==> design/flow/design.v <==
module cache(
    clk,
    proc_reset,
    proc_read,
    proc_write,
    proc_addr,
    proc_wdata,
    proc_stall,
    proc_rdata,
    mem_read,
    mem_write,
    mem_addr,
    mem_rdata,
    mem_wdata,
    mem_ready
);
    input          clk;
    input          proc_reset;
    input          proc_read, proc_write;
    input   [29:0] proc_addr;
    input   [31:0] proc_wdata;
    output 	reg        proc_stall;
    output  reg [31:0] proc_rdata;
    input  [127:0] mem_rdata;
    input          mem_ready;
    output   reg    mem_read, mem_write;
    output reg [27:0] mem_addr;
    output reg [127:0] mem_wdata;
    wire [1:0]read_and_write;
	assign read_and_write = {proc_read , proc_write};
	reg [127:0]block_0, block_1, block_2, block_3, block_4, block_5, block_6, block_7,block;
	reg [127:0]block_next_0, block_next_1, block_next_2, block_next_3, block_next_4, block_next_5, block_next_6, block_next_7, block_next;
	reg [7:0]dirty;
	reg [7:0]dirty_next;
	reg [7:0]valid;
	reg [7:0]valid_next;
	reg [24:0]tag_0, tag_1, tag_2, tag_3, tag_4, tag_5, tag_6, tag_7;
	reg [24:0]tag_next_0, tag_next_1, tag_next_2, tag_next_3, tag_next_4, tag_next_5, tag_next_6, tag_next_7;
	reg [31:0] block_to_read;
	reg [127:0]block_to_write;
	reg [24:0]tag;
	reg [1:0]block_offset;
	reg dirty_now;
	reg valid_now;
	reg [31:0] proc_wdata_place;
	reg [1:0] state, next_state;						 
	reg hit, stall;
	always@(*)							 
	begin
		case (proc_addr[4:2])
			3'b000:
				begin
					tag = tag_0;
					dirty_now = dirty[0];
					valid_now = valid[0];
					block = block_0;
				end
			3'b001:
				begin
					tag = tag_1;
					dirty_now = dirty[1];
					valid_now = valid[1];
					block = block_1;
				end
			3'b010:
				begin
					tag = tag_2;
					dirty_now = dirty[2];
					valid_now = valid[2];
					block = block_2;
				end
			3'b011:
				begin
					tag = tag_3;
					dirty_now = dirty[3];
					valid_now = valid[3];
					block = block_3;
				end
			3'b100:
				begin
					tag = tag_4;
					dirty_now = dirty[4];
					valid_now = valid[4];
					block = block_4;
				end
			3'b101:
				begin
					tag = tag_5;
					dirty_now = dirty[5];
					valid_now = valid[5];
					block = block_5;
				end
			3'b110:
				begin
					tag = tag_6;
					dirty_now = dirty[6];
					valid_now = valid[6];
					block = block_6;
				end
			3'b111:
				begin
					tag = tag_7;
					dirty_now = dirty[7];
					valid_now = valid[7];
					block = block_7;
				end
		endcase
	end
	always@(*)					 
	begin
		if (proc_read)
		begin
		case(proc_addr[1:0])
			2'b00:
				begin
					block_to_read = block[31:0];
				end
			2'b01:
				begin
					block_to_read = block[63:32];
				end
			2'b10:
				begin
					block_to_read = block[95:64];
				end
			2'b11:
				begin
					block_to_read = block[127:96];
				end
			endcase
		end
		else
		begin
			block_to_read = 32'b0;
		end
	end
	always@(*)					 
	begin
		if (proc_write)
		begin
			case (proc_addr[1:0])
			2'b00:
				begin
					block_to_write = {block[127:32], proc_wdata};
				end
			2'b01:
				begin
					block_to_write = {block[127:64], proc_wdata, block[31:0]};
				end
			2'b10:
				begin
					block_to_write = {block[127:96], proc_wdata, block[63:0]};
				end
			2'b11:
				begin
					block_to_write = {proc_wdata , block[95:0]};
				end
			endcase
		end
		else
		begin
			block_to_write = 128'd0;
		end
	end
	always@(*)					 
	begin
		if (valid_now && ~state[1] && ~state[0] && (proc_addr[29:5] == tag ))
			begin
				hit = 1'b1;
				stall = 1'b0;
			end
		else
			begin
				hit = 1'b0;
				stall = 1'b1;
			end
	end
	always@(*)					 
	begin
		case (state)
			2'b00:				 
				begin
					tag_next_0 = tag_0;
					tag_next_1 = tag_1;
					tag_next_2 = tag_2;
					tag_next_3 = tag_3;
					tag_next_4 = tag_4;
					tag_next_5 = tag_5;
					tag_next_6 = tag_6;
					tag_next_7 = tag_7;
					if (proc_write && hit)
						begin
							case(proc_addr[4:2])
								3'b000:
									begin
										valid_next = valid;
										dirty_next = dirty;
										valid_next[0] = 1'b1;
										dirty_next[0] = 1'b1;
										block_next_0 = block_to_write;
										block_next_1 = block_1;
										block_next_2 = block_2;
										block_next_3 = block_3;
										block_next_4 = block_4;
										block_next_5 = block_5;
										block_next_6 = block_6;
										block_next_7 = block_7;
									end
								3'b001:
									begin
										valid_next = valid;
										dirty_next = dirty;
										valid_next[1] = 1'b1;
										dirty_next[1] = 1'b1;
										block_next_0 = block_0;
										block_next_1 = block_to_write;
										block_next_2 = block_2;
										block_next_3 = block_3;
										block_next_4 = block_4;
										block_next_5 = block_5;
										block_next_6 = block_6;
										block_next_7 = block_7;
									end
								3'b010:
									begin
										valid_next = valid;
										dirty_next = dirty;
										valid_next[2] = 1'b1;
										dirty_next[2] = 1'b1;
										block_next_0 = block_0;
										block_next_1 = block_1;
										block_next_2 = block_to_write;
										block_next_3 = block_3;
										block_next_4 = block_4;
										block_next_5 = block_5;
										block_next_6 = block_6;
										block_next_7 = block_7;
									end
								3'b011:
									begin
										valid_next = valid;
										dirty_next = dirty;
										valid_next[3] = 1'b1;
										dirty_next[3] = 1'b1;
										block_next_0 = block_0;
										block_next_1 = block_1;
										block_next_2 = block_2;
										block_next_3 = block_to_write;
										block_next_4 = block_4;
										block_next_5 = block_5;
										block_next_6 = block_6;
										block_next_7 = block_7;
									end
								3'b100:
									begin
										valid_next = valid;
										dirty_next = dirty;
										valid_next[4] = 1'b1;
										dirty_next[4] = 1'b1;
										block_next_0 = block_0;
										block_next_1 = block_1;
										block_next_2 = block_2;
										block_next_3 = block_3;
										block_next_4 = block_to_write;
										block_next_5 = block_5;
										block_next_6 = block_6;
										block_next_7 = block_7;
									end
								3'b101:
									begin
										valid_next = valid;
										dirty_next = dirty;
										valid_next[5] = 1'b1;
										dirty_next[5] = 1'b1;
										block_next_0 = block_0;
										block_next_1 = block_1;
										block_next_2 = block_2;
										block_next_3 = block_3;
										block_next_4 = block_4;
										block_next_5 = block_to_write;
										block_next_6 = block_6;
										block_next_7 = block_7;
									end
								3'b110:
									begin
										valid_next = valid;
										dirty_next = dirty;
										valid_next[6] = 1'b1;
										dirty_next[6] = 1'b1;
										block_next_0 = block_0;
										block_next_1 = block_1;
										block_next_2 = block_2;
										block_next_3 = block_3;
										block_next_4 = block_4;
										block_next_5 = block_5;
										block_next_6 = block_to_write;
										block_next_7 = block_7;
									end
								3'b111:
									begin
										valid_next = valid;
										dirty_next = dirty;
										valid_next[7] = 1'b1;
										dirty_next[7] = 1'b1;
										block_next_0 = block_0;
										block_next_1 = block_1;
										block_next_2 = block_2;
										block_next_3 = block_3;
										block_next_4 = block_4;
										block_next_5 = block_5;
										block_next_6 = block_6;
										block_next_7 = block_to_write;
									end
								endcase
						end
					else
						begin
							valid_next = valid;
							dirty_next = dirty;
							block_next_0 = block_0;
							block_next_1 = block_1;
							block_next_2 = block_2;
							block_next_3 = block_3;
							block_next_4 = block_4;
							block_next_5 = block_5;
							block_next_6 = block_6;
							block_next_7 = block_7;
						end
				end
			2'b01:					 
				begin
					valid_next = valid;
					dirty_next = dirty;				
					tag_next_0 = tag_0;
					tag_next_1 = tag_1;
					tag_next_2 = tag_2;
					tag_next_3 = tag_3;
					tag_next_4 = tag_4;
					tag_next_5 = tag_5;
					tag_next_6 = tag_6;
					tag_next_7 = tag_7;
					block_next_0 = block_0;
					block_next_1 = block_1;
					block_next_2 = block_2;
					block_next_3 = block_3;
					block_next_4 = block_4;
					block_next_5 = block_5;
					block_next_6 = block_6;
					block_next_7 = block_7;
				end
			2'b10:			 
				begin
					case (proc_addr[4:2])
						3'b000:
							begin
							valid_next = valid;
							dirty_next = dirty;
							valid_next[0] = 1'b1;
							dirty_next[0] = 1'b0;
							tag_next_0 = proc_addr[29:5];
							tag_next_1 = tag_1;
							tag_next_2 = tag_2;
							tag_next_3 = tag_3;
							tag_next_4 = tag_4;
							tag_next_5 = tag_5;
							tag_next_6 = tag_6;
							tag_next_7 = tag_7;
							block_next_0 = mem_rdata;
							block_next_1 = block_1;
							block_next_2 = block_2;
							block_next_3 = block_3;
							block_next_4 = block_4;
							block_next_5 = block_5;
							block_next_6 = block_6;
							block_next_7 = block_7;
							end
						3'b001:
							begin
							valid_next = valid;
							dirty_next = dirty;
							valid_next[1] = 1'b1;
							dirty_next[1] = 1'b0;
							tag_next_0 = tag_0;
							tag_next_1 = proc_addr[29:5];
							tag_next_2 = tag_2;
							tag_next_3 = tag_3;
							tag_next_4 = tag_4;
							tag_next_5 = tag_5;
							tag_next_6 = tag_6;
							tag_next_7 = tag_7;
							block_next_0 = block_0;
							block_next_1 = mem_rdata;
							block_next_2 = block_2;
							block_next_3 = block_3;
							block_next_4 = block_4;
							block_next_5 = block_5;
							block_next_6 = block_6;
							block_next_7 = block_7;	
							end
						3'b010:
							begin
							valid_next = valid;
							dirty_next = dirty;
							valid_next[2] = 1'b1;
							dirty_next[2] = 1'b0;
							tag_next_0 = tag_0;
							tag_next_1 = tag_1;
							tag_next_2 = proc_addr[29:5];
							tag_next_3 = tag_3;
							tag_next_4 = tag_4;
							tag_next_5 = tag_5;
							tag_next_6 = tag_6;
							tag_next_7 = tag_7;
							block_next_0 = block_0;
							block_next_1 = block_1;
							block_next_2 = mem_rdata;
							block_next_3 = block_3;
							block_next_4 = block_4;
							block_next_5 = block_5;
							block_next_6 = block_6;
							block_next_7 = block_7;	
							end
						3'b011:
							begin
							valid_next = valid;
							dirty_next = dirty;
							valid_next[3] = 1'b1;
							dirty_next[3] = 1'b0;
							tag_next_0 = tag_0;
							tag_next_1 = tag_1;
							tag_next_2 = tag_2;
							tag_next_3 = proc_addr[29:5];
							tag_next_4 = tag_4;
							tag_next_5 = tag_5;
							tag_next_6 = tag_6;
							tag_next_7 = tag_7;
							block_next_0 = block_0;
							block_next_1 = block_1;
							block_next_2 = block_2;
							block_next_3 = mem_rdata;
							block_next_4 = block_4;
							block_next_5 = block_5;
							block_next_6 = block_6;
							block_next_7 = block_7;	
							end
						3'b100:
							begin
							valid_next = valid;
							dirty_next = dirty;
							valid_next[4] = 1'b1;
							dirty_next[4] = 1'b0;
							tag_next_0 = tag_0;
							tag_next_1 = tag_1;
							tag_next_2 = tag_2;
							tag_next_3 = tag_3;
							tag_next_4 = proc_addr[29:5];
							tag_next_5 = tag_5;
							tag_next_6 = tag_6;
							tag_next_7 = tag_7;
							block_next_0 = block_0;
							block_next_1 = block_1;
							block_next_2 = block_2;
							block_next_3 = block_3;
							block_next_4 = mem_rdata;
							block_next_5 = block_5;
							block_next_6 = block_6;
							block_next_7 = block_7;	
							end
						3'b101:
							begin
							valid_next = valid;
							dirty_next = dirty;
							valid_next[5] = 1'b1;
							dirty_next[5] = 1'b0;
							tag_next_0 = tag_0;
							tag_next_1 = tag_1;
							tag_next_2 = tag_2;
							tag_next_3 = tag_3;
							tag_next_4 = tag_4;
							tag_next_5 = proc_addr[29:5];
							tag_next_6 = tag_6;
							tag_next_7 = tag_7;
							block_next_0 = block_0;
							block_next_1 = block_1;
							block_next_2 = block_2;
							block_next_3 = block_3;
							block_next_4 = block_4;
							block_next_5 = mem_rdata;
							block_next_6 = block_6;
							block_next_7 = block_7;	
							end
						3'b110:
							begin
							valid_next = valid;
							dirty_next = dirty;
							valid_next[6] = 1'b1;
							dirty_next[6] = 1'b0;
							tag_next_0 = tag_0;
							tag_next_1 = tag_1;
							tag_next_2 = tag_2;
							tag_next_3 = tag_3;
							tag_next_4 = tag_4;
							tag_next_5 = tag_5;
							tag_next_6 = proc_addr[29:5];
							tag_next_7 = tag_7;
							block_next_0 = block_0;
							block_next_1 = block_1;
							block_next_2 = block_2;
							block_next_3 = block_3;
							block_next_4 = block_4;
							block_next_5 = block_5;
							block_next_6 = mem_rdata;
							block_next_7 = block_7;	
							end
						3'b111:
							begin
							valid_next = valid;
							dirty_next = dirty;
							valid_next[7] = 1'b1;
							dirty_next[7] = 1'b0;
							tag_next_0 = tag_0;
							tag_next_1 = tag_1;
							tag_next_2 = tag_2;
							tag_next_3 = tag_3;
							tag_next_4 = tag_4;
							tag_next_5 = tag_5;
							tag_next_6 = tag_6;
							tag_next_7 = proc_addr[29:5];
							block_next_0 = block_0;
							block_next_1 = block_1;
							block_next_2 = block_2;
							block_next_3 = block_3;
							block_next_4 = block_4;
							block_next_5 = block_5;
							block_next_6 = block_6;
							block_next_7 = mem_rdata;					
							end
					endcase
				end
			2'b11:					 
				begin
					valid_next = valid;
					dirty_next = dirty;				
					tag_next_0 = tag_0;
					tag_next_1 = tag_1;
					tag_next_2 = tag_2;
					tag_next_3 = tag_3;
					tag_next_4 = tag_4;
					tag_next_5 = tag_5;
					tag_next_6 = tag_6;
					tag_next_7 = tag_7;
					block_next_0 = block_0;
					block_next_1 = block_1;
					block_next_2 = block_2;
					block_next_3 = block_3;
					block_next_4 = block_4;
					block_next_5 = block_5;
					block_next_6 = block_6;
					block_next_7 = block_7;
				end
			endcase	
	end
	always@(*)					 
	begin
		case(state)
			2'b00:				 
				begin
					proc_stall = stall;
					mem_read = 1'b0;
					mem_write= 1'b0;
					mem_addr = 28'b0;
					mem_wdata= 128'b0;
					if (proc_read && hit)
						begin
							proc_rdata = block_to_read;
						end
					else
						begin
							proc_rdata = 32'b0;
						end
				end
			2'b01:				 
				begin
					proc_stall = 1'b1;
					proc_rdata = 32'b0;
					mem_read = 1'b0;
					mem_write= 1'b1;
					mem_addr = {tag , proc_addr[4:2]};
					mem_wdata= block;
				end
			2'b10:				 
				begin
					proc_stall = 1'b1;
					proc_rdata = 32'b0;
					mem_read = 1'b1;
					mem_write= 1'b0;
					mem_addr = proc_addr[29:2];					
					mem_wdata=128'b0;
				end
			2'b11:
				begin
					proc_stall = 1'b1;
					proc_rdata = 32'b0;
					mem_read = 1'b1;
					mem_write= 1'b0;
					mem_addr = proc_addr[29:2];					
					mem_wdata=128'b0;
				end
		endcase
	end
	always@(*)						 
	begin
		case(state)
			2'b00:					 
				begin
					if (hit)
						begin
							next_state = 2'b00;
						end
					else if (dirty_now)
						begin
							next_state = 2'b01;
						end
					else
						begin
							next_state = 2'b10;
						end
				end
			2'b01:					 
				begin
					if (mem_ready)
						begin
						next_state = 2'b10;
						end
					else
						begin
						next_state = 2'b01;
						end
				end
			2'b10:					 
				begin
					if (mem_ready)
						begin
							next_state = 2'b00;
						end
					else
						begin
							next_state = 2'b10;
						end
				end
			2'b11:
				begin
					next_state = 2'b11;
				end
			endcase
	end
always@( posedge clk or posedge proc_reset ) begin
    if( proc_reset ) begin
			state <= 2'b00;
			block_0 <= 128'b0;
			block_1 <= 128'b0;
			block_2 <= 128'b0;
			block_3 <= 128'b0;
			block_4 <= 128'b0;
			block_5 <= 128'b0;
			block_6 <= 128'b0;
			block_7 <= 128'b0;
			valid <= 8'd0;
			dirty <= 8'd0;
			tag_0 <= 25'd0;
			tag_1 <= 25'd0;
			tag_2 <= 25'd0;
			tag_3 <= 25'd0;
			tag_4 <= 25'd0;
			tag_5 <= 25'd0;
			tag_6 <= 25'd0;
			tag_7 <= 25'd0;
    end
    else begin
		valid <= valid_next;
		dirty <= dirty_next;
		tag_0 <= tag_next_0;
		tag_1 <= tag_next_1;
		tag_2 <= tag_next_2;
		tag_3 <= tag_next_3;
		tag_4 <= tag_next_4;
		tag_5 <= tag_next_5;
		tag_6 <= tag_next_6;
		tag_7 <= tag_next_7;
		state <= next_state;
		block_0 <= block_next_0;
		block_1 <= block_next_1;
		block_2 <= block_next_2;
		block_3 <= block_next_3;
		block_4 <= block_next_4;
		block_5 <= block_next_5;
		block_6 <= block_next_6;
		block_7 <= block_next_7;
    end
end
endmodule
==> design/flow/run.sh <==
#!/bin/bash
# the make line also repeats each setting of config.mk as NAME=value (left out here)
make -C /OpenROAD-flow-scripts/flow DESIGN_CONFIG=/design/flow/config.mk WORK_HOME=/design/flow/orfs CLKGATE_MAP_FILE= finish
==> design/flow/config.mk <==
export PLATFORM = sky130hd
export DESIGN_NAME = cache
export DESIGN_NICKNAME = cache
export VERILOG_FILES = /design/flow/design.v
export SDC_FILE = /design/flow/constraint.sdc
export NUM_CORES = 4
export LEC_CHECK = 0
export CAP_MARGIN = 20
export CORE_MARGIN = 2
export CORE_UTILIZATION = 30
export PLACE_DENSITY = 0.5
export SETUP_SLACK_MARGIN = 0.6
export SLEW_MARGIN = 20
==> design/flow/constraint.sdc <==
create_clock -name core_clock -period 8.69 [get_ports {clk}]
set_input_delay 1.7380 -clock core_clock [delete_from_list [all_inputs] [get_ports {clk}]]
set_output_delay 1.7380 -clock core_clock [all_outputs]
set_load 0.01 [all_outputs]
==> flow_metrics.tcl, run 1 <==
# yosys + openroad results
set metrics [dict create \
    status "timing/DRC/antenna clean" \
    pg_comb_mw 7.81 \
    post-cts-setup-buffer-count 0 \
    synth-compound-area-share_pct 10.34 \
    timing.fmax_mhz 128.7 \
    stdcell_area_mm2 0.07260 \
    cts_num_sinks 1242 \
    yosysWarningCount 1 \
    irDropWorstVdd_mv 0.2178 \
    postRouteAntennaNets 0 \
    cap_violations 0 \
    yosysTopAreaCell "dfrtp_1" \
    critPathBufInv 3 \
    holdPathStages 1 \
    rsz0062_at_grt "no" \
    placed_cell_area_mm2 0.06755 \
    yosys_cells 5074 \
    dp_hpwl_um 155900 \
    clock-root-buffer "clkbuf_16" \
    synth_top_area_share_pct 51.13 \
    fp_nets 5269 \
    simple_gate_share_pct 5.994 \
    grt_usage_pct 23.57 \
    slew_headroom_pct 22.73 \
    grt_max_degree 161 \
    cp.depth 12 \
    gp_congestion 0.8711 \
    met1_length_um 103400 \
    worstPathRequired_ns 6.95 \
    drt_iter0_markers 3741 \
    antenna_found_initial 19 \
    ys_area_mm2 0.06078 \
    yosys.cell_count.top_type "dfrtp_1" \
    coreArea_mm2 0.2017 \
    cts_hold_buf 0 \
    sequentialPowerShare_pct 40.5 \
    drt_pass1_iterations 5 \
    cts_max_level 4 \
    ys_seq_elements 1242 \
    logic_area_mm2 0.02759 \
    dr_total_vias 44360 \
    edf_count 0 \
    fp.dieW_um 454.1 \
    mux_area_share_pct 28.43 \
    tool_warnings 64 \
    start_kind "input pin" \
    crit_chain "buf_8, or3_4, nor2_1, a2111oi_0, nand4_1, nor4_1, and3_1, and4_1, nand3_2, buf_4, a211oi_1, clkdlybuf4s50_1" \
    pin_count 386 \
    seq_area_mm2 0.03108 \
    ys_seq_share_pct 51.13 \
    via_per_inst 5.457 \
    whs_ns 0.4691 \
    cts_tree "done" \
    top_layer_used "met5" \
    grt-ovfl-total 0 \
    worstPathMaxFanout 60 \
    netlist_area_mm2 0.06078 \
    clock.latency.late_pin_ns 0.83 \
    async_flop_share_pct 100.0 \
    startpoint "proc_addr[2]" \
    power_leakage_nw 31.20 \
    hp-class "flop to flop" \
    power.group.top "sequential cells" \
    arrival_ns 6.03 \
    grt_pass1_vias 45140 \
    ys_types 70 \
    slowest_stage "or3_4" \
    xor_area_share_pct 0.2882 \
    io_buffers 385 \
    fp_util_pct 30.13 \
    logic_family "multiplexers" \
    worst_slew_pin_slew_ns 1.159 \
    drc 0 \
    cts_buffers 148 \
    die_area_mm2 0.2062 \
    syn_to_final_growth_pct 19.44 \
    p_sw_share_pct 34.16 \
    routed_wl_um 246200 \
    power_mw 23.97 \
    crit_end "proc_rdata[7]" \
    top_cells_by_count "1242 x dfrtp_1, 943 x mux2_2, 355 x nor2_1" \
    power_switching_mw 8.187 \
    power_density_mw_per_mm2 330.2 \
    synthFlopType "dfrtp_1" \
    grt_pass1_wl_um 350000 \
    clk_pin_slew_ns 0.06 \
    r2r-start "tag_7[24]" \
    skew_ns 0.04822 \
    fillers 19710 \
    utilization_pct 35.99 \
    worst_path_largest_cell_delay_ns 0.67 \
    critPathCaptureType "output port" \
    intPower_mw 15.78 \
    avgSynthCellArea_um2 11.98 \
    route.detailed.wl_per_inst_um 30.29 \
    topCellsByArea "dfrtp_1 51%, mux2_2 17%, mux2_1 5.9%, mux2i_1 3.3%, o21ai_0 2.8%" \
    wl_met3_um 12240 \
    finalSetupViolations 0 \
    synthCells 5074 \
    finalNetCount 5528 \
    hold_viol_final 0 \
    crit_family "simple AND/OR/NAND/NOR gates" \
    r2r_cells 10 \
    seq_power_mw 9.71 \
    min_period_over_period_pct 89.41 \
    min_to "valid[7]" \
    maxSlewViolCount 0 \
    row_count 165 \
    cts_resized 0 \
    hold_path.startpoint "valid[7]" \
    r2r-end "block_0[106]" \
    r2r_slack_ns 4.26 \
    pg_clk_mw 6.46 \
    die_height_um 454.1 \
    path_class "input pin to output port" \
    cts.path.max_buffers 3 \
    comb_power_share_pct 32.6 \
    setup-tns-final_ns 0 \
    wl_met2_um 114600 \
    finalCriticalPeriod_ns 7.770 \
    p_clk_share_pct 26.9 \
    ys_sh_adder_pct 0 \
]
-- metrics by stage --
stage,setup slack (ns),cells
floorplan,-10.21,5074
detailed placement,0.9964,7855
CTS,1.012,8121
global placement,1.029,7855
global route,0.6336,8125
finish,0.9205,8128
-- layer usage --
metal  vias to the layer above  GRT usage [%]
met5                         -              0
met4                        10          13.99
met3                       451          3.397
met2                      1457          37.49
met1                     23530          30.47
li1                      18910              -
-- layout make-up --
| class | instances | area share [%] |
|---|---|---|
| clock buffer | 214 | 5.927 |
| tap | 2672 | 4.605 |
| sequential | 1242 | 42.81 |
| multi-input combinational | 3374 | 38.00 |
| antenna | 7 | 0.02413 |
| inverter | 27 | 0.1655 |
| clock inverter | 52 | 1.006 |
| timing repair buffer | 540 | 7.457 |
==> inputs of run 2 (changes only) <==
Settings changed: CAP_MARGIN 20 to 30, CELL_PAD_IN_SITES_DETAIL_PLACEMENT set to 0, CELL_PAD_IN_SITES_GLOBAL_PLACEMENT set to 0, CORE_UTILIZATION 30 to 72, CTS_CLUSTER_DIAMETER set to 362, CTS_CLUSTER_SIZE set to 16, GPL_ROUTABILITY_DRIVEN set to 1, MAX_ROUTING_LAYER set to met4, PLACE_DENSITY 0.5 to 0.64, SETUP_SLACK_MARGIN 0.6 to 0.72, TNS_END_PERCENT set to 55.
Clock period 8.69 ns to 4.83 ns, I/O delays scaled along.
==> run 2 against run 1 <==
Effect of this change:
- the run now fails in global routing (5_1_grt)
- die size decreased by 58%
- synthesized area is the same
- synthesized cell count unchanged
==> flow_metrics.tcl, run 2 <==
# implementation run metrics
set metrics [dict create \
    mux_area_share_pct 28.43 \
    grt-ovfl-total 50 \
    grt_usage_pct 84.02 \
    pin_count 386 \
    clock-root-buffer "clkbuf_16" \
    fp_nets 5269 \
    edf_count 0 \
    ys_types 70 \
    synth-compound-area-share_pct 10.34 \
    yosys_cells 5074 \
    logic_family "multiplexers" \
    stop_stage "global routing (5_1_grt)" \
    top_cells_by_count "1242 x dfrtp_1, 943 x mux2_2, 355 x nor2_1" \
    cts.path.max_buffers 3 \
    ys_seq_elements 1242 \
    cts_max_level 3 \
    yosysWarningCount 1 \
    placed_cell_area_mm2 0.07092 \
    cts_buffers 87 \
    die_area_mm2 0.08676 \
    dp_hpwl_um 151100 \
    preCtsSetupSlack_ns -0.5113 \
    avgSynthCellArea_um2 11.98 \
    async_flop_share_pct 100.0 \
    ys_area_mm2 0.06078 \
    topCellsByArea "dfrtp_1 51%, mux2_2 17%, mux2_1 5.9%, mux2i_1 3.3%, o21ai_0 2.8%" \
    cts_num_sinks 1242 \
    simple_gate_share_pct 5.994 \
    ys_sh_adder_pct 0 \
    yosys.cell_count.top_type "dfrtp_1" \
    synthCells 5074 \
    gp_congestion 1.037 \
    row_count 106 \
    die_height_um 294.5 \
    ys_seq_share_pct 51.13 \
    io_buffers 385 \
    coreArea_mm2 0.08356 \
    fp_util_pct 72.74 \
    synthFlopType "dfrtp_1" \
    error "[ERROR GRT-0232] Routing congestion too high. Check the congestion heatmap in the GUI." \
    yosysTopAreaCell "dfrtp_1" \
    netlist_area_mm2 0.06078 \
    synth_top_area_share_pct 51.13 \
    xor_area_share_pct 0.2882 \
    fp.dieW_um 294.5 \
    cts_hold_buf 0 \
    status "stopped before the end" \
]
[run 2: layer usage]
metal | overflow | GRT usage [%]
met1 | 0 | 83.60
met2 | 15 | 94.63
met3 | 3 | 72.68
met4 | 32 | 80.79
met5 | - | -
[run 2: what timing repair did]
action | in CTS
buffers inserted | 87
gates cloned | 17
endpoints found under the setup margin | 165
pin swaps | 32
resized | 502
[run 2: stage by stage]
step	std cells	utilization, %
4_1_cts	7025	90.24
3_3_place_gp	6823	84.84
3_5_place_dp	6826	84.88
2_1_floorplan	5074	-
==> inputs of run 3 (changes only) <==
Settings changed: CAP_MARGIN 30 to 20, CELL_PAD_IN_SITES_DETAIL_PLACEMENT 0 to unset, CELL_PAD_IN_SITES_GLOBAL_PLACEMENT 0 to unset, CORE_UTILIZATION 72 to 43, CTS_CLUSTER_DIAMETER 362 to unset, CTS_CLUSTER_SIZE 16 to unset, GPL_ROUTABILITY_DRIVEN 1 to unset, MAX_ROUTING_LAYER met4 to unset, PLACE_DENSITY 0.64 to unset, PLACE_DENSITY_LB_ADDON set to 0.01, SETUP_SLACK_MARGIN 0.72 to 2.94, TNS_END_PERCENT 55 to unset.
Clock period 4.83 ns to 10.0 ns, I/O delays scaled along.
==> run 3 against run 2 <==
Effect of this change:
- synthesized area stayed put
- synthesized cell count stayed put
- die size is 66% higher
- now clean on timing, DRC and antenna
==> flow_metrics.tcl, run 3 <==
# yosys + openroad results
set metrics [dict create \
    status "timing/DRC/antenna clean" \
    start_kind "input pin" \
    rsz0062_at_grt "yes" \
    pg_clk_mw 5.31 \
    yosys.cell_count.top_type "dfrtp_1" \
    fp_util_pct 43.45 \
    die_area_mm2 0.1444 \
    arrival_ns 5.09 \
    timing.fmax_mhz 141.0 \
    dpl.cell_count 7069 \
    stdcell_count 7393 \
    crit_end "proc_rdata[9]" \
    slowest_stage "nor3_1" \
    cts_hold_buf 0 \
    critPathCaptureType "output port" \
    path_class "input pin to output port" \
    grt_max_degree 163 \
    hold_viol_final 0 \
    mux_area_share_pct 28.43 \
    worst_path_largest_cell_delay_ns 0.87 \
    synth_top_area_share_pct 51.13 \
    setup-tns-final_ns 0 \
    ys_area_mm2 0.06078 \
    tool_warnings 60 \
    top_cells_by_count "1242 x dfrtp_1, 943 x mux2_2, 355 x nor2_1" \
    cts_max_level 4 \
    use_met1_pct 47.95 \
    logic_family "multiplexers" \
    drt_pass1_iterations 6 \
    drt_iter0_markers 4065 \
    worst_slew_pin_slew_ns 1.157 \
    power.group.top "sequential cells" \
    utilization_pct 52.08 \
    grt_usage_pct 33.58 \
    ys_seq_elements 1242 \
    fp_nets 5269 \
    xor_area_share_pct 0.2882 \
    finalNetCount 5605 \
    syn_to_final_growth_pct 19.85 \
    worstPathRequired_ns 8.00 \
    drc 0 \
    antenna_found_initial 8 \
    postRouteAntennaNets 0 \
    power_switching_mw 7.120 \
    io_buffers 385 \
    r2r_cells 13 \
    synth-compound-area-share_pct 10.34 \
    simple_gate_share_pct 5.994 \
    power_leakage_nw 31.92 \
    p_sw_share_pct 34.36 \
    cp.depth 9 \
    coreArea_mm2 0.1399 \
    power_density_mw_per_mm2 284.5 \
    hp-class "flop to flop" \
    holdPathStages 1 \
    grt-ovfl-total 0 \
    min_to "valid[3]" \
    irDropWorstVdd_mv 0.1498 \
    cts_buffers 143 \
    grt_util_met3_pct 6.937 \
    cts_num_sinks 1242 \
    async_flop_share_pct 100.0 \
    clock-root-buffer "clkbuf_16" \
    crit_chain "buf_16, or3_4, buf_4, buf_12, o22ai_1, nor2_1, nor3_1, a211oi_2, buf_2" \
    startpoint "proc_addr[2]" \
    finalCriticalPeriod_ns 7.092 \
    ys_sh_adder_pct 0 \
    cap_violations 0 \
    row_count 137 \
    skew_ns 0.03156 \
    cts_tree "done" \
    clk_pin_slew_ns 0.05 \
    netlist_area_mm2 0.06078 \
    synthFlopType "dfrtp_1" \
    yosysWarningCount 1 \
    min_period_over_period_pct 70.92 \
    comb_power_share_pct 33.5 \
    routed_wl_um 247300 \
    dp_hpwl_um 152700 \
    whs_ns 0.4689 \
    r2r-start "tag_3[12]" \
    via_per_inst 6.138 \
    p_clk_share_pct 25.6 \
    finalSetupViolations 0 \
    clock.latency.late_pin_ns 0.79 \
    top_usage_layer "met2" \
    crit_family "simple AND/OR/NAND/NOR gates" \
    seq_power_mw 8.46 \
    sequentialPowerShare_pct 40.8 \
    ys_seq_share_pct 51.13 \
    met2_usage_pct 51.49 \
    synthCells 5074 \
    ys_types 70 \
    avgSynthCellArea_um2 11.98 \
    hold_path.startpoint "valid[3]" \
    worstPathMaxFanout 105 \
    dr_total_vias 45380 \
    route.detailed.wl_per_inst_um 33.46 \
    die_height_um 380.0 \
    maxSlewViolCount 0 \
    r2r_slack_ns 5.10 \
    slew_headroom_pct 22.06 \
    grt_pass1_vias 45230 \
    edf_count 0 \
    grt_pass1_wl_um 350300 \
    intPower_mw 13.60 \
    pin_count 386 \
    gp_congestion 0.8509 \
    r2r-end "block_6[122]" \
    yosysTopAreaCell "dfrtp_1" \
    critPathBufInv 4 \
    fp.dieW_um 380.0 \
    yosys_cells 5074 \
    pg_comb_mw 6.95 \
    cts.path.max_buffers 3 \
    topCellsByArea "dfrtp_1 51%, mux2_2 17%, mux2_1 5.9%, mux2i_1 3.3%, o21ai_0 2.8%" \
]
==> run 3: through the flow <==
stage,instance area [um^2],setup WS (ns),total power [mW]
2_1_floorplan,60780,-9.163,12.70
3_3_place_gp,66460,1.129,15.10
3_5_place_dp,66500,1.177,15.26
4_1_cts,72250,2.732,20.68
5_1_grt,72840,2.755,21.75
6_report,72840,2.908,20.72
==> run 3: repair_timing <==
| item | in CTS | in global routing |
|---|---|---|
| gates cloned | 13 | 7 |
| hold endpoints to repair | 0 | 0 |
| setup endpoints to repair | 150 | 34 |
| pin swaps | 10 | 23 |
| resized | 188 | 93 |
| setup buffers | 21 | 30 |
==> run 3: final cells by class <==
cell class / instances / area [um^2]
multi-input cells: 3375 / 28080
fillers: 12360 / 67030
diodes: 2 / 5.005
flip-flops and latches: 1242 / 31080
repair buffers: 620 / 6500
well taps: 1876 / 2347
inverters: 27 / 141.4
clock inverters: 40 / 478.0
clock buffers: 210 / 4203
repair inverters: 1 / 8.758
==> run 3: per-layer routing <==
metal  routed length [um]  vias up
met4                 7411        6
met5                   44        -
met2               111000     1665
met3                18270      337
li1                     -    19080
met1               110600    24300
==> inputs of run 4 (changes only) <==
Settings changed: CORE_UTILIZATION 43 to 58, PLACE_DENSITY_LB_ADDON 0.01 to unset, SETUP_SLACK_MARGIN 2.94 to unset.
Clock period 10.0 ns to 4.96 ns, I/O delays scaled along.
==> run 4 against run 3 <==
Effect of this change:
- the layout now fails its checks (setup timing)
- highest routed layer unchanged
- utilization rose by 21 points
- largest power group unchanged
- register-to-register slack got worse by 3.9 ns
- sequential share of layout area fell by 1.8 points
==> flow_metrics.tcl, run 4 <==
# yosys + openroad results
set metrics [dict create \
    status "failed layout checks" \
    check.faults "setup timing" \
    power_density_mw_per_mm2 559.1 \
    path_common_cell "buf_4" \
    timing.fmax_mhz 201.2 \
    antenna_found_initial 9 \
    synth-compound-area-share_pct 10.34 \
    worst_path_largest_cell_delay_ns 0.68 \
    finalSetupViolations 1 \
    hp-class "flop to flop" \
    avgSynthCellArea_um2 11.98 \
    grt-ovfl-total 0 \
    row_count 118 \
    pg_clk_mw 10.1 \
    ys_types 70 \
    comb_power_share_pct 36.0 \
    crit_end "mem_wdata[112]" \
    route.detailed.wl_per_inst_um 30.76 \
    gp_congestion 1.017 \
    r2r_cells 14 \
    drt_pass1_iterations 6 \
    fillers 7210 \
    routed_wl_um 226500 \
    irDropWorstVdd_mv 0.3772 \
    die_height_um 327.7 \
    fp_nets 5269 \
    yosysTopAreaCell "dfrtp_1" \
    postRouteAntennaNets 0 \
    setup-tns-final_ns -0.009517 \
    skew_ns 0.02494 \
    yosys.cell_count.top_type "dfrtp_1" \
    worst_slew_pin_slew_ns 1.324 \
    worstPathMaxFanout 17 \
    ys_seq_share_pct 51.13 \
    holdPathStages 1 \
    grt_usage_pct 41.95 \
    utilization_pct 73.22 \
    cts_hold_buf 0 \
    critPathBufInv 7 \
    yosys_cells 5074 \
    coreArea_mm2 0.1038 \
    start_kind "input pin" \
    r2r-end "block_5[10]" \
    synthFlopType "dfrtp_1" \
    cts_buffers 134 \
    netlist_area_mm2 0.06078 \
    p_clk_share_pct 23.7 \
    maxSlewViolCount 0 \
    crit_chain "buf_8, buf_12, nor2b_4, buf_4, buf_4, buf_12, a22oi_1, nor2_1, o32a_1, buf_4, and2_1, clkdlybuf4s50_1" \
    drt_iter0_markers 5251 \
    startpoint "proc_addr[3]" \
    via_per_inst 6.503 \
    slew_headroom_pct 11.74 \
    ys_area_mm2 0.06078 \
    arrival_ns 3.98 \
    fp.dieW_um 327.7 \
    setup_slack_ns -0.009517 \
    critPathCaptureType "output port" \
    power_leakage_nw 34.22 \
    finalNetCount 6074 \
    cts_max_level 4 \
    grt_pass1_wl_um 328800 \
    rsz0062_at_grt "yes" \
    grt_max_degree 135 \
    synthCells 5074 \
    sequentialPowerShare_pct 40.3 \
    pin_count 386 \
    fp_util_pct 58.56 \
    ys_sh_adder_pct 0 \
    tool_warnings 44 \
    intPower_mw 28.14 \
    logic_family "multiplexers" \
    stdcell_count 7364 \
    edf_count 0 \
    mux_area_share_pct 28.43 \
    path_class "input pin to output port" \
    cts_num_sinks 1242 \
    slowest_stage "clkdlybuf4s50_1" \
    dp_hpwl_um 155200 \
    preCtsSetupSlack_ns -0.5157 \
    synth_top_area_share_pct 51.13 \
    drc 0 \
    clk_pin_slew_ns 0.06 \
    yosysWarningCount 1 \
    seq_power_mw 17.1 \
    cap_violations 0 \
    dpl.cell_count 7100 \
    p_sw_share_pct 33.78 \
    dr_total_vias 47890 \
    xor_area_share_pct 0.2882 \
    r2r_slack_ns 1.20 \
    clock.latency.late_pin_ns 0.76 \
    hold_path.startpoint "valid[7]" \
    cp.depth 12 \
    grt_pass1_vias 48040 \
    async_flop_share_pct 100.0 \
    simple_gate_share_pct 5.994 \
    clock-root-buffer "clkbuf_16" \
    min_to "valid[7]" \
    r2r-start "tag_6[0]" \
    ys_seq_elements 1242 \
    io_buffers 385 \
    worstPathRequired_ns 3.97 \
    syn_to_final_growth_pct 25.03 \
    die_area_mm2 0.1074 \
    cts_tree "done" \
    power_switching_mw 14.36 \
    crit_family "buffers and inverters" \
    cts.path.max_buffers 3 \
    topCellsByArea "dfrtp_1 51%, mux2_2 17%, mux2_1 5.9%, mux2i_1 3.3%, o21ai_0 2.8%" \
    pg_comb_mw 15.3 \
    power.group.top "sequential cells" \
    top_cells_by_count "1242 x dfrtp_1, 943 x mux2_2, 355 x nor2_1" \
    hold_viol_final 0 \
    whs_ns 0.4727 \
    min_period_over_period_pct 100.2 \
    finalCriticalPeriod_ns 4.970 \
]
==> run 4: through the flow <==
stage	power [mW]	area (um^2)
6_report	42.49	75990
5_1_grt	44.36	75990
4_1_cts	42.09	75640
3_5_place_dp	31.94	71030
3_3_place_gp	31.43	71010
2_1_floorplan	25.61	60780
==> run 4: timing repair <==
item / 4_1_cts / 5_1_grt
pin swaps: 13 / 18
buffers inserted: 8 / 7
setup endpoints to repair: 33 / 33
gates cloned: 3 / 4
gates resized: 59 / 101
==> run 4: final cells by class <==
type / count / area [um^2] / share of cell area (%)
Multi-Input combinational cell: 3374 / 27850 / 36.65
Clock buffer: 200 / 3985 / 5.244
Antenna cell: 4 / 10.01 / 0.01317
Inverter: 27 / 120.1 / 0.1581
Timing Repair Buffer: 1100 / 10850 / 14.28
Sequential cell: 1242 / 31080 / 40.90
Clock inverter: 37 / 374.1 / 0.4923
Tap cell: 1380 / 1727 / 2.272
==> run 4: layer usage <==
layer	global-route usage [%]	vias up	wire (um)
met2	61.14	2547	98120
met3	11.32	553	25010
li1	-	20030	-
met1	58.59	24760	91570
met5	0	-	27
met4	19.75	4	11790
==> inputs of run 5 (changes only) <==
Settings changed: CORE_UTILIZATION 58 to 56, PLACE_DENSITY set to 0.5.
Clock period 4.96 ns to 8.9 ns, I/O delays scaled along.
==> run 5 against run 4 <==
Effect of this change:
- the run now finishes clean
- cell count down 7.0%
- combinational power down 51%
- clock power down 44%
- register-to-register slack better by 3.2 ns
- wire length down 3.4%
- design area down 7.3%
- global-route usage down 2.6 points
- sequential share of layout area up 3.2 points
- flip-flop count unchanged
- critical path type unchanged
==> flow_metrics.tcl, run 5 <==
# yosys + openroad results
set metrics [dict create \
    skew_ns 0.01582 \
    synth-compound-area-share_pct 10.34 \
    clock.latency.late_pin_ns 0.75 \
    cts.path.max_buffers 3 \
    drt_pass1_iterations 6 \
    seq_power_mw 9.52 \
    cap_violations 0 \
    avgSynthCellArea_um2 11.98 \
    ys_types 70 \
    cts_max_level 4 \
    die_height_um 333.5 \
    row_count 120 \
    logic_family "multiplexers" \
    yosys.cell_count.top_type "dfrtp_1" \
    ys_sh_adder_pct 0 \
    die_area_mm2 0.1112 \
    stdcell_count 6852 \
    grt_pass1_vias 45170 \
    crit_family "simple AND/OR/NAND/NOR gates" \
    ys_seq_elements 1242 \
    slowest_stage "a211oi_1" \
    simple_gate_share_pct 5.994 \
    critPathCaptureType "output port" \
    slew_headroom_pct 19.78 \
    cts_hold_buf 0 \
    post-cts-setup-buffer-count 0 \
    finalNetCount 5531 \
    dp_hpwl_um 139700 \
    dpl.cell_count 6597 \
    finalCriticalPeriod_ns 8.186 \
    power.group.top "sequential cells" \
    yosys_cells 5074 \
    fp_nets 5269 \
    critPathBufInv 2 \
    tool_warnings 51 \
    sequentialPowerShare_pct 41.9 \
    ys_area_mm2 0.06078 \
    antenna_found_initial 17 \
    placed_cell_area_mm2 0.06592 \
    comb_power_share_pct 33.1 \
    synthCells 5074 \
    crit_chain "buf_8, or3_4, nor2_1, a2111oi_0, nand4_1, nor4_1, and3_1, and4_1, nand3_2, a211oi_1, clkdlybuf4s50_1" \
    hold_path.startpoint "valid[2]" \
    routed_wl_um 218800 \
    p_clk_share_pct 25.0 \
    irDropWorstVdd_mv 0.2218 \
    grt_max_degree 165 \
    dr_total_vias 45170 \
    power_density_mw_per_mm2 322.7 \
    io_buffers 385 \
    synthFlopType "dfrtp_1" \
    power_mw 22.73 \
    fp.dieW_um 333.5 \
    gp_congestion 0.9197 \
    cp.depth 11 \
    r2r-end "block_2[64]" \
    cts_resized 0 \
    whs_ns 0.4680 \
    utilization_pct 65.62 \
    finalSetupViolations 0 \
    setup_slack_ns 0.7140 \
    synth_top_area_share_pct 51.13 \
    crit_end "proc_rdata[31]" \
    worstPathMaxFanout 73 \
    worstPathRequired_ns 7.12 \
    power_leakage_nw 30.96 \
    min_period_over_period_pct 91.98 \
    drc 0 \
    clk_pin_slew_ns 0.06 \
    status "timing/DRC/antenna clean" \
    power_switching_mw 7.708 \
    cts_num_sinks 1242 \
    clock-root-buffer "clkbuf_16" \
    hp-class "flop to flop" \
    async_flop_share_pct 100.0 \
    pg_clk_mw 5.68 \
    start_kind "input pin" \
    hold_viol_final 0 \
    preCtsSetupSlack_ns 0.7908 \
    pg_comb_mw 7.53 \
    drt_iter0_markers 4841 \
    cts_tree "done" \
    yosysTopAreaCell "dfrtp_1" \
    yosysWarningCount 1 \
    route.detailed.wl_per_inst_um 31.93 \
    r2r_slack_ns 4.37 \
    pin_count 386 \
    intPower_mw 15.02 \
    topCellsByArea "dfrtp_1 51%, mux2_2 17%, mux2_1 5.9%, mux2i_1 3.3%, o21ai_0 2.8%" \
    grt-ovfl-total 0 \
    mux_area_share_pct 28.43 \
    holdPathStages 1 \
    fp_util_pct 56.62 \
    stdcell_area_mm2 0.07044 \
    cts_buffers 137 \
    rsz0062_at_grt "no" \
    startpoint "proc_addr[3]" \
    fillers 8349 \
    via_per_inst 6.592 \
    top_cells_by_count "1242 x dfrtp_1, 943 x mux2_2, 355 x nor2_1" \
    p_sw_share_pct 33.91 \
    arrival_ns 6.41 \
    xor_area_share_pct 0.2882 \
    r2r_cells 10 \
    netlist_area_mm2 0.06078 \
    r2r-start "tag_7[12]" \
    grt_pass1_wl_um 320400 \
    coreArea_mm2 0.1074 \
    timing.fmax_mhz 122.2 \
    worst_path_largest_cell_delay_ns 0.66 \
    setup-tns-final_ns 0 \
    maxSlewViolCount 0 \
    path_class "input pin to output port" \
    postRouteAntennaNets 0 \
    edf_count 0 \
    grt_usage_pct 39.34 \
    min_to "valid[2]" \
    worst_slew_pin_slew_ns 1.191 \
    syn_to_final_growth_pct 15.89 \
    ys_seq_share_pct 51.13 \
]
-- run 5: area by class of cell --
type | count | area (um^2) | share of cell area [%]
Inverter | 27 | 120.1 | 0.1705
Antenna cell | 3 | 7.507 | 0.01066
Tap cell | 1403 | 1755 | 2.492
Timing Repair Buffer | 554 | 5429 | 7.707
Clock buffer | 216 | 4215 | 5.984
Multi-Input combinational cell | 3374 | 27560 | 39.13
Clock inverter | 33 | 269.0 | 0.3819
Sequential cell | 1242 | 31080 | 44.12
-- run 5: layer usage --
layer | up-vias | share of wire, % | routed length [um] | GRT usage [%]
met5 | - | 0.024 | 53 | 0
met4 | 8 | 4.7 | 10320 | 17.09
met3 | 452 | 10 | 22500 | 10.10
met2 | 2331 | 43 | 93380 | 56.71
met1 | 23480 | 42 | 92530 | 56.29
li1 | 18890 | - | - | -
==> inputs of run 6 (changes only) <==
Settings changed: CORE_UTILIZATION 56 to 43.
Clock period 8.9 ns to 8.69 ns, I/O delays scaled along.
==> run 6 against run 5 <==
Effect of this change:
- utilization decreased by 15 points
- first-iteration DRC count decreased by 20%
- flip-flop count did not move
- largest cell class unchanged
- count of clock-buffer cells in the layout is 7 higher
- cell count is 7.1% higher
- critical path depth rose by 1
- critical path type unchanged
- combinational power increased by 2.8%
- still clean
- worst hold slack improved by 0.0058 ns
==> flow_metrics.tcl, run 6 <==
# yosys + openroad results
set metrics [dict create \
    crit_end "proc_rdata[9]" \
    r2r_slack_ns 4.15 \
    r2r-start "tag_3[0]" \
    antenna_found_initial 17 \
    grt_usage_pct 32.57 \
    yosys.cell_count.top_type "dfrtp_1" \
    fp_nets 5269 \
    yosysTopAreaCell "dfrtp_1" \
    grt_pass1_wl_um 341600 \
    arrival_ns 6.06 \
    worstPathMaxFanout 56 \
    synth_top_area_share_pct 51.13 \
    pin_count 386 \
    power_density_mw_per_mm2 330.0 \
    cts_resized 0 \
    worst_slew_pin_slew_ns 1.146 \
    intPower_mw 15.54 \
    clock-root-buffer "clkbuf_16" \
    power.group.top "sequential cells" \
    cts_max_level 4 \
    crit_chain "clkbuf_8, nand2_1, o22ai_1, o22ai_1, xor2_1, nand4_1, nor4_2, and4_1, nand3_2, buf_4, a211oi_1, clkdlybuf4s50_1" \
    topCellsByArea "dfrtp_1 51%, mux2_2 17%, mux2_1 5.9%, mux2i_1 3.3%, o21ai_0 2.8%" \
    drt_pass1_iterations 7 \
    dr_total_vias 44420 \
    yosys_cells 5074 \
    grt_util_met3_pct 6.204 \
    path_class "input pin to output port" \
    min_to "valid[6]" \
    r2r-end "block_6[7]" \
    use_met1_pct 47.39 \
    grt_pass1_vias 44990 \
    cp.depth 12 \
    setup-tns-final_ns 0 \
    start_kind "input pin" \
    critPathBufInv 3 \
    top_usage_layer "met2" \
    grt_max_degree 164 \
    xor_area_share_pct 0.2882 \
    hp-class "flop to flop" \
    coreArea_mm2 0.1399 \
    path_common_cell "o22ai_1" \
    slowest_stage "nand2_1" \
    synthFlopType "dfrtp_1" \
    dpl.cell_count 7080 \
    comb_power_share_pct 32.9 \
    p_clk_share_pct 25.9 \
    ys_area_mm2 0.06078 \
    rsz0062_at_grt "no" \
    power_switching_mw 7.987 \
    holdPathStages 1 \
    die_height_um 380.0 \
    dp_hpwl_um 147900 \
    timing.fmax_mhz 128.2 \
    drc 0 \
    ys_seq_elements 1242 \
    mux_area_share_pct 28.43 \
    cts_num_sinks 1242 \
    synthCells 5074 \
    critPathCaptureType "output port" \
    async_flop_share_pct 100.0 \
    post-cts-setup-buffer-count 0 \
    finalNetCount 5547 \
    maxSlewViolCount 0 \
    skew_ns 0.02655 \
    irDropWorstVdd_mv 0.2253 \
    hold_path.startpoint "valid[6]" \
    via_per_inst 6.051 \
    cts_buffers 145 \
    fp_util_pct 43.45 \
    met2_usage_pct 49.80 \
    pg_comb_mw 7.74 \
    power_leakage_nw 31.09 \
    syn_to_final_growth_pct 17.30 \
    logic_family "multiplexers" \
    yosysWarningCount 1 \
    grt-ovfl-total 0 \
    slew_headroom_pct 23.63 \
    synth-compound-area-share_pct 10.34 \
    crit_family "simple AND/OR/NAND/NOR gates" \
    stdcell_count 7340 \
    r2r_cells 10 \
    route.detailed.wl_per_inst_um 32.37 \
    utilization_pct 50.97 \
    fp.dieW_um 380.0 \
    sequentialPowerShare_pct 41.2 \
    cap_violations 0 \
    ys_types 70 \
    min_period_over_period_pct 89.74 \
    pg_clk_mw 6.09 \
    clock.latency.late_pin_ns 0.79 \
    ys_seq_share_pct 51.13 \
    finalSetupViolations 0 \
    finalCriticalPeriod_ns 7.798 \
    worstPathRequired_ns 6.95 \
    top_cells_by_count "1242 x dfrtp_1, 943 x mux2_2, 355 x nor2_1" \
    die_area_mm2 0.1444 \
    simple_gate_share_pct 5.994 \
    io_buffers 385 \
    row_count 137 \
    cts.path.max_buffers 3 \
    cts_hold_buf 0 \
    worst_path_largest_cell_delay_ns 0.69 \
    hold_viol_final 0 \
    routed_wl_um 237600 \
    clk_pin_slew_ns 0.05 \
    status "timing/DRC/antenna clean" \
    gp_congestion 0.8472 \
    fillers 12600 \
    startpoint "proc_addr[4]" \
    avgSynthCellArea_um2 11.98 \
    tool_warnings 46 \
    edf_count 0 \
    p_sw_share_pct 33.94 \
    cts_tree "done" \
    seq_power_mw 9.70 \
    netlist_area_mm2 0.06078 \
    postRouteAntennaNets 0 \
    drt_iter0_markers 3849 \
    ys_sh_adder_pct 0 \
]
-- run 6: layout make-up --
class                   count  area [um^2]  area share (%)
flip-flops and latches   1242        31080           43.59
multi-input cells        3374        27580           38.69
repair buffers            562         5507           7.723
clock buffers             223         4273           5.993
well taps                1876         2347           3.292
clock inverters            35        385.4          0.5405
inverters                  27        120.1          0.1685
diodes                      1        2.502        0.003510
-- run 6: metrics by stage --
stage / total power [mW] / cell area, um^2 / setup WS (ns) / hold slack [ns]
after floorplan: 14.62 / 60780 / -10.21 / 0.4334
after global placement: 17.29 / 66590 / 1.117 / 0.4484
after detailed placement: 17.47 / 66630 / 1.041 / 0.4463
after CTS: 23.60 / 71290 / 1.010 / 0.4671
after global routing: 24.78 / 71300 / 0.7541 / 0.4851
final: 23.53 / 71300 / 0.8920 / 0.4738
-- run 6: routing by layer --
metal / vias up / wire [um]
li1: 18960 / -
met1: 23610 / 109500
met2: 1535 / 105700
met3: 306 / 15930
met4: 4 / 6463
met5: - / 25
==> inputs of run 7 (changes only) <==
Settings changed: CORE_UTILIZATION 43 to 55, HOLD_SLACK_MARGIN set to 0.29, PLACE_DENSITY 0.5 to unset, PLACE_DENSITY_LB_ADDON set to 0.01, SETUP_SLACK_MARGIN set to 2.94, TNS_END_PERCENT set to 5.
Clock period 8.69 ns to 10.0 ns, I/O delays scaled along.
==> run 7 against run 6 <==
Effect of this change:
- design area rose by 0.29%
- sequential power fell by 12%
- via count rose by 2.8%
- setup slack improved by 1.8 ns
- synthesized area did not move
- first-iteration DRC count rose by 24%
- die size fell by 22%
- worst hold slack barely moved
- wire length fell by 5.2%
- clock skew fell by 0.00098 ns
- largest cell class unchanged
- critical path type unchanged
- global-route usage rose by 7.2 points
- register-to-register slack improved by 1.3 ns
==> flow_metrics.tcl, run 7 <==
# yosys + openroad results
set metrics [dict create \
    cp.depth 11 \
    grt_pass1_wl_um 325200 \
    fp_nets 5269 \
    setup-tns-final_ns 0 \
    seq_power_mw 8.49 \
    crit_chain "clkbuf_16, nor2b_4, buf_4, a22o_1, a21oi_1, o21ai_0, o21ai_0, buf_4, mux4_2, nor2_1, clkdlybuf4s50_1" \
    drt_iter0_markers 4792 \
    worstPathRequired_ns 8.00 \
    slew_headroom_pct 16.23 \
    route.detailed.wl_per_inst_um 32.48 \
    antenna_found_initial 14 \
    clock.latency.late_pin_ns 0.77 \
    skew_ns 0.02557 \
    grt_usage_pct 39.78 \
    whs_ns 0.4741 \
    grt-ovfl-total 0 \
    ys_area_mm2 0.06078 \
    cts_num_sinks 1242 \
    yosys_cells 5074 \
    maxSlewViolCount 0 \
    netlist_area_mm2 0.06078 \
    power_mw 20.54 \
    hold_viol_final 0 \
    grt_max_degree 181 \
    critPathBufInv 4 \
    synth_top_area_share_pct 51.13 \
    yosysTopAreaCell "dfrtp_1" \
    pin_count 386 \
    finalNetCount 5542 \
    status "timing/DRC/antenna clean" \
    logic_family "multiplexers" \
    avgSynthCellArea_um2 11.98 \
    cts_max_level 4 \
    async_flop_share_pct 100.0 \
    worst_path_largest_cell_delay_ns 0.70 \
    r2r_slack_ns 5.40 \
    die_height_um 336.4 \
    slowest_stage "buf_4" \
    r2r_cells 11 \
    hold_path.startpoint "valid[5]" \
    cts.path.max_buffers 3 \
    timing.fmax_mhz 137.3 \
    hp-class "flop to flop" \
    simple_gate_share_pct 5.994 \
    mux_area_share_pct 28.43 \
    start_kind "input pin" \
    cap_violations 0 \
    rsz0062_at_grt "yes" \
    yosys.cell_count.top_type "dfrtp_1" \
    comb_power_share_pct 33.0 \
    coreArea_mm2 0.1093 \
    clk_pin_slew_ns 0.06 \
    startpoint "proc_addr[4]" \
    min_period_over_period_pct 72.82 \
    power_leakage_nw 31.53 \
    pg_clk_mw 5.27 \
    dp_hpwl_um 135400 \
    dr_total_vias 45660 \
    fillers 8634 \
    routed_wl_um 225100 \
    power_switching_mw 6.942 \
    io_buffers 385 \
    clock-root-buffer "clkbuf_16" \
    tool_warnings 54 \
    ys_types 70 \
    synth-compound-area-share_pct 10.34 \
    power_density_mw_per_mm2 287.2 \
    utilization_pct 65.42 \
    crit_family "buffers and inverters" \
    cts_tree "done" \
    topCellsByArea "dfrtp_1 51%, mux2_2 17%, mux2_1 5.9%, mux2i_1 3.3%, o21ai_0 2.8%" \
    edf_count 0 \
    min_to "valid[5]" \
    row_count 121 \
    synthFlopType "dfrtp_1" \
    finalCriticalPeriod_ns 7.282 \
    arrival_ns 5.28 \
    r2r-start "tag_7[12]" \
    path_class "input pin to output port" \
    grt_pass1_vias 45670 \
    setup_slack_ns 2.718 \
    intPower_mw 13.60 \
    worst_slew_pin_slew_ns 1.243 \
    postRouteAntennaNets 0 \
    sequentialPowerShare_pct 41.3 \
    fp.dieW_um 336.4 \
    ys_seq_elements 1242 \
    preCtsSetupSlack_ns 0.9972 \
    synthCells 5074 \
    pg_comb_mw 6.77 \
    via_per_inst 6.588 \
    crit_end "proc_rdata[22]" \
    power.group.top "sequential cells" \
    top_cells_by_count "1242 x dfrtp_1, 943 x mux2_2, 355 x nor2_1" \
    holdPathStages 1 \
    yosysWarningCount 1 \
    gp_congestion 0.9043 \
    ys_sh_adder_pct 0 \
    cts_buffers 139 \
    drt_pass1_iterations 6 \
    die_area_mm2 0.1132 \
    p_clk_share_pct 25.7 \
    ys_seq_share_pct 51.13 \
    syn_to_final_growth_pct 17.65 \
    r2r-end "block_0[82]" \
    drc 0 \
    irDropWorstVdd_mv 0.1704 \
    critPathCaptureType "output port" \
    fp_util_pct 55.61 \
    worstPathMaxFanout 34 \
    finalSetupViolations 0 \
    xor_area_share_pct 0.2882 \
    p_sw_share_pct 33.80 \
]
-- run 7: area by class of cell --
type,instances,area (um^2),area share [%]
Clock buffer,207,4184,5.851
Sequential cell,1242,31080,43.46
Inverter,27,132.6,0.1855
Multi-Input combinational cell,3376,27810,38.89
Antenna cell,4,10.01,0.01400
Tap cell,1476,1847,2.583
Clock inverter,38,476.7,0.6667
Timing Repair Buffer,561,5968,8.346
-- run 7: layer usage --
metal / global-route usage [%] / share of wire [%]
met1: 55.65 / 41
met2: 58.02 / 43
met4: 18.68 / 5.3
met3: 10.38 / 10
met5: 0 / 0.034
-- run 7: through the flow --
| step | std cells | instance area, um^2 |
|---|---|---|
| after floorplan | 5074 | 60780 |
| after global placement | 6641 | 65750 |
| after detailed placement | 6643 | 65760 |
| after CTS | 6923 | 71380 |
| after global routing | 6928 | 71500 |
| final | 6931 | 71510 |
-- run 7: timing repair --
| action | in CTS | in global routing |
|---|---|---|
| hold buffers | 0 | 0 |
| setup buffers | 21 | 1 |
| pin swaps | 13 | 4 |
| setup endpoints to repair | 131 | 39 |
| gates resized | 128 | 23 |
| gates cloned | 14 | 1 |
==> inputs of run 8 (changes only) <==
Settings changed: CELL_PAD_IN_SITES_GLOBAL_PLACEMENT set to 3, CORE_MARGIN 2 to 4, CORE_UTILIZATION 55 to 60, CTS_CLUSTER_DIAMETER set to 382, HOLD_SLACK_MARGIN 0.29 to unset, MAX_ROUTING_LAYER set to met5, MIN_ROUTING_LAYER set to met1, PLACE_DENSITY_LB_ADDON 0.01 to 0.27, SETUP_SLACK_MARGIN 2.94 to 0.62, TNS_END_PERCENT 5 to unset.
Clock period 10.0 ns to 8.26 ns, I/O delays scaled along.
==> run 8 against run 7 <==
Effect of this change:
- the flow now stops in global placement without I/O (3_1_place_gp_skip_io)
- die size fell by 5.9%
- synthesized area unchanged
- synthesized cell count is the same
==> flow_metrics.tcl, run 8 <==
# implementation run metrics
set metrics [dict create \
    simple_gate_share_pct 5.994 \
    async_flop_share_pct 100.0 \
    fp_nets 5269 \
    coreArea_mm2 0.1003 \
    yosys.cell_count.top_type "dfrtp_1" \
    stop_stage "global placement without I/O (3_1_place_gp_skip_io)" \
    row_count 116 \
    edf_count 0 \
    yosys_cells 5074 \
    die_height_um 326.3 \
    synthFlopType "dfrtp_1" \
    ys_sh_adder_pct 0 \
    logic_family "multiplexers" \
    status "stopped before the end" \
    mux_area_share_pct 28.43 \
    die_area_mm2 0.1065 \
    synthCells 5074 \
    ys_types 70 \
    fp_util_pct 60.60 \
    ys_seq_elements 1242 \
    yosysTopAreaCell "dfrtp_1" \
    avgSynthCellArea_um2 11.98 \
    top_cells_by_count "1242 x dfrtp_1, 943 x mux2_2, 355 x nor2_1" \
    netlist_area_mm2 0.06078 \
    ys_seq_share_pct 51.13 \
    error "[ERROR FLW-0024] Place density exceeds 1.0 (current PLACE_DENSITY_LB_ADDON =  0.27). Please check if the value of  PLACE_DENSITY_LB_ADDON is between 0 and 0.99." \
    synth-compound-area-share_pct 10.34 \
    topCellsByArea "dfrtp_1 51%, mux2_2 17%, mux2_1 5.9%, mux2i_1 3.3%, o21ai_0 2.8%" \
    yosysWarningCount 1 \
    xor_area_share_pct 0.2882 \
    fp.dieW_um 326.3 \
    ys_area_mm2 0.06078 \
    synth_top_area_share_pct 51.13 \
]
==> inputs of run 9 (changes only) <==
Settings changed: CELL_PAD_IN_SITES_GLOBAL_PLACEMENT 3 to unset, CORE_MARGIN 4 to 2, CORE_UTILIZATION 60 to 58, CTS_CLUSTER_DIAMETER 382 to unset, MAX_ROUTING_LAYER met5 to unset, MIN_ROUTING_LAYER met1 to unset, PLACE_DENSITY set to 0.5, PLACE_DENSITY_LB_ADDON 0.27 to unset, SETUP_SLACK_MARGIN 0.62 to unset.
Clock period 8.26 ns to 4.83 ns, I/O delays scaled along.
==> run 9 against run 8 <==
Effect of this change:
- the layout now fails its checks (setup timing)
- die size grew 0.88%
- synthesized cell count is the same
- synthesized area unchanged
==> flow_metrics.tcl, run 9 <==
# yosys + openroad results
set metrics [dict create \
    ys_types 70 \
    critPathCaptureType "output port" \
    synthCells 5074 \
    r2r-end "block_5[119]" \
    use_met1_pct 58.28 \
    comb_power_share_pct 36.1 \
    dp_hpwl_um 157700 \
    yosysWarningCount 1 \
    mux_area_share_pct 28.43 \
    hold_path.startpoint "valid[6]" \
    slew_headroom_pct 24.13 \
    postRouteAntennaNets 0 \
    pin_count 386 \
    crit_chain "buf_12, buf_8, nand2b_1, buf_4, o211ai_1, o22ai_2, xnor2_1, nor4_2, and4_4, nand3_4, buf_12, clkbuf_16, nor2_1, clkdlybuf4s15_1" \
    tool_warnings 51 \
    antenna_found_initial 19 \
    maxSlewViolCount 0 \
    hold_viol_final 0 \
    p_clk_share_pct 23.8 \
    grt_util_met3_pct 13.29 \
    pg_clk_mw 10.5 \
    skew_ns 0.02719 \
    sequentialPowerShare_pct 40.1 \
    grt_pass1_wl_um 333000 \
    power_mw 43.98 \
    coreArea_mm2 0.1038 \
    finalSetupViolations 4 \
    cts_tree "done" \
    min_to "valid[6]" \
    ys_seq_elements 1242 \
    top_usage_layer "met2" \
    yosysTopAreaCell "dfrtp_1" \
    startpoint "proc_addr[3]" \
    cts_buffers 136 \
    dr_total_vias 48240 \
    seq_power_mw 17.6 \
    power_density_mw_per_mm2 574.5 \
    fp_util_pct 58.56 \
    grt_pass1_vias 48150 \
    worst_slew_pin_slew_ns 1.126 \
    setup_slack_ns -0.03332 \
    async_flop_share_pct 100.0 \
    critPathBufInv 6 \
    rsz0062_at_grt "yes" \
    drt_iter0_markers 4791 \
    r2r_slack_ns 0.86 \
    fp.dieW_um 327.7 \
    crit_end "proc_rdata[0]" \
    finalNetCount 6107 \
    xor_area_share_pct 0.2882 \
    synth-compound-area-share_pct 10.34 \
    intPower_mw 29.14 \
    ys_sh_adder_pct 0 \
    timing.fmax_mhz 205.6 \
    drt_pass1_iterations 6 \
    cts.path.max_buffers 3 \
    fillers 7272 \
    routed_wl_um 230200 \
    status "failed layout checks" \
    synth_top_area_share_pct 51.13 \
    finalCriticalPeriod_ns 4.863 \
    drc 0 \
    worstPathMaxFanout 16 \
    pg_comb_mw 15.9 \
    die_area_mm2 0.1074 \
    via_per_inst 6.516 \
    clock.latency.late_pin_ns 0.77 \
    ys_seq_share_pct 51.13 \
    row_count 118 \
    worstPathRequired_ns 3.86 \
    path_class "input pin to output port" \
    simple_gate_share_pct 5.994 \
    grt_max_degree 145 \
    yosys_cells 5074 \
    r2r-start "tag_7[0]" \
    die_height_um 327.7 \
    irDropWorstVdd_mv 0.3815 \
    min_period_over_period_pct 100.7 \
    clock-root-buffer "clkbuf_16" \
    hp-class "flop to flop" \
    arrival_ns 3.90 \
    io_buffers 385 \
    avgSynthCellArea_um2 11.98 \
    worst_path_largest_cell_delay_ns 0.34 \
    syn_to_final_growth_pct 25.94 \
    cp.depth 14 \
    power_leakage_nw 34.50 \
    start_kind "input pin" \
    r2r_cells 15 \
    fp_nets 5269 \
    topCellsByArea "dfrtp_1 51%, mux2_2 17%, mux2_1 5.9%, mux2i_1 3.3%, o21ai_0 2.8%" \
    edf_count 0 \
    cts_max_level 4 \
    power.group.top "sequential cells" \
    cap_violations 0 \
    clk_pin_slew_ns 0.06 \
    synthFlopType "dfrtp_1" \
    met2_usage_pct 61.60 \
    path_common_cell "buf_12" \
    power_switching_mw 14.84 \
    cts_num_sinks 1242 \
    route.detailed.wl_per_inst_um 31.10 \
    yosys.cell_count.top_type "dfrtp_1" \
    p_sw_share_pct 33.74 \
    gp_congestion 0.9846 \
    netlist_area_mm2 0.06078 \
    placed_cell_area_mm2 0.07139 \
    stdcell_area_mm2 0.07655 \
    top_cells_by_count "1242 x dfrtp_1, 943 x mux2_2, 355 x nor2_1" \
    logic_family "multiplexers" \
    ys_area_mm2 0.06078 \
    crit_family "buffers and inverters" \
    grt_usage_pct 42.54 \
    check.faults "setup timing" \
    grt-ovfl-total 0 \
    slowest_stage "o211ai_1" \
    holdPathStages 1 \
]
run 9: what timing repair did:
action / in CTS / in global routing
resized: 72 / 118
setup endpoints to repair: 33 / 36
cloned: 5 / 2
hold buffers: 0 / 0
buffers inserted: 9 / 5
endpoints found under the hold margin: 0 / 0
pin swaps: 13 / 9
run 9: layout make-up:
| class | count | area [um^2] | share of cell area (%) |
|---|---|---|---|
| Sequential cell | 1242 | 31080 | 40.60 |
| Multi-Input combinational cell | 3374 | 27860 | 36.40 |
| Clock inverter | 31 | 325.3 | 0.4250 |
| Timing Repair Buffer | 1131 | 11280 | 14.73 |
| Clock buffer | 207 | 4129 | 5.394 |
| Tap cell | 1380 | 1727 | 2.256 |
| Antenna cell | 12 | 30.03 | 0.03923 |
| Inverter | 27 | 120.1 | 0.1569 |
run 9: metal layers:
| metal | vias up | share of wire [%] |
|---|---|---|
| met2 | 2634 | 43 |
| met5 | - | 0.062 |
| met1 | 24870 | 40 |
| met3 | 601 | 11 |
| li1 | 20120 | - |
| met4 | 20 | 5.5 |
run 9: stage by stage:
| step | setup WS [ns] | TNS [ns] | util [%] | cells | hold slack (ns) |
|---|---|---|---|---|---|
| 6_report | -0.03332 | -0.08538 | 73.75 | 7404 | 0.4686 |
| 5_1_grt | -0.08558 | -0.6570 | 73.73 | 7393 | 0.4873 |
| 4_1_cts | 0.005892 | 0 | 73.48 | 7385 | 0.4682 |
| 3_5_place_dp | -0.5340 | -27.29 | 68.78 | 7133 | 0.4532 |
| 3_3_place_gp | -0.4230 | -13.12 | 68.77 | 7131 | 0.4476 |
| 2_1_floorplan | -13.30 | - | - | 5074 | 0.4334 |
Power is estimated from default activity; no workload was simulated.
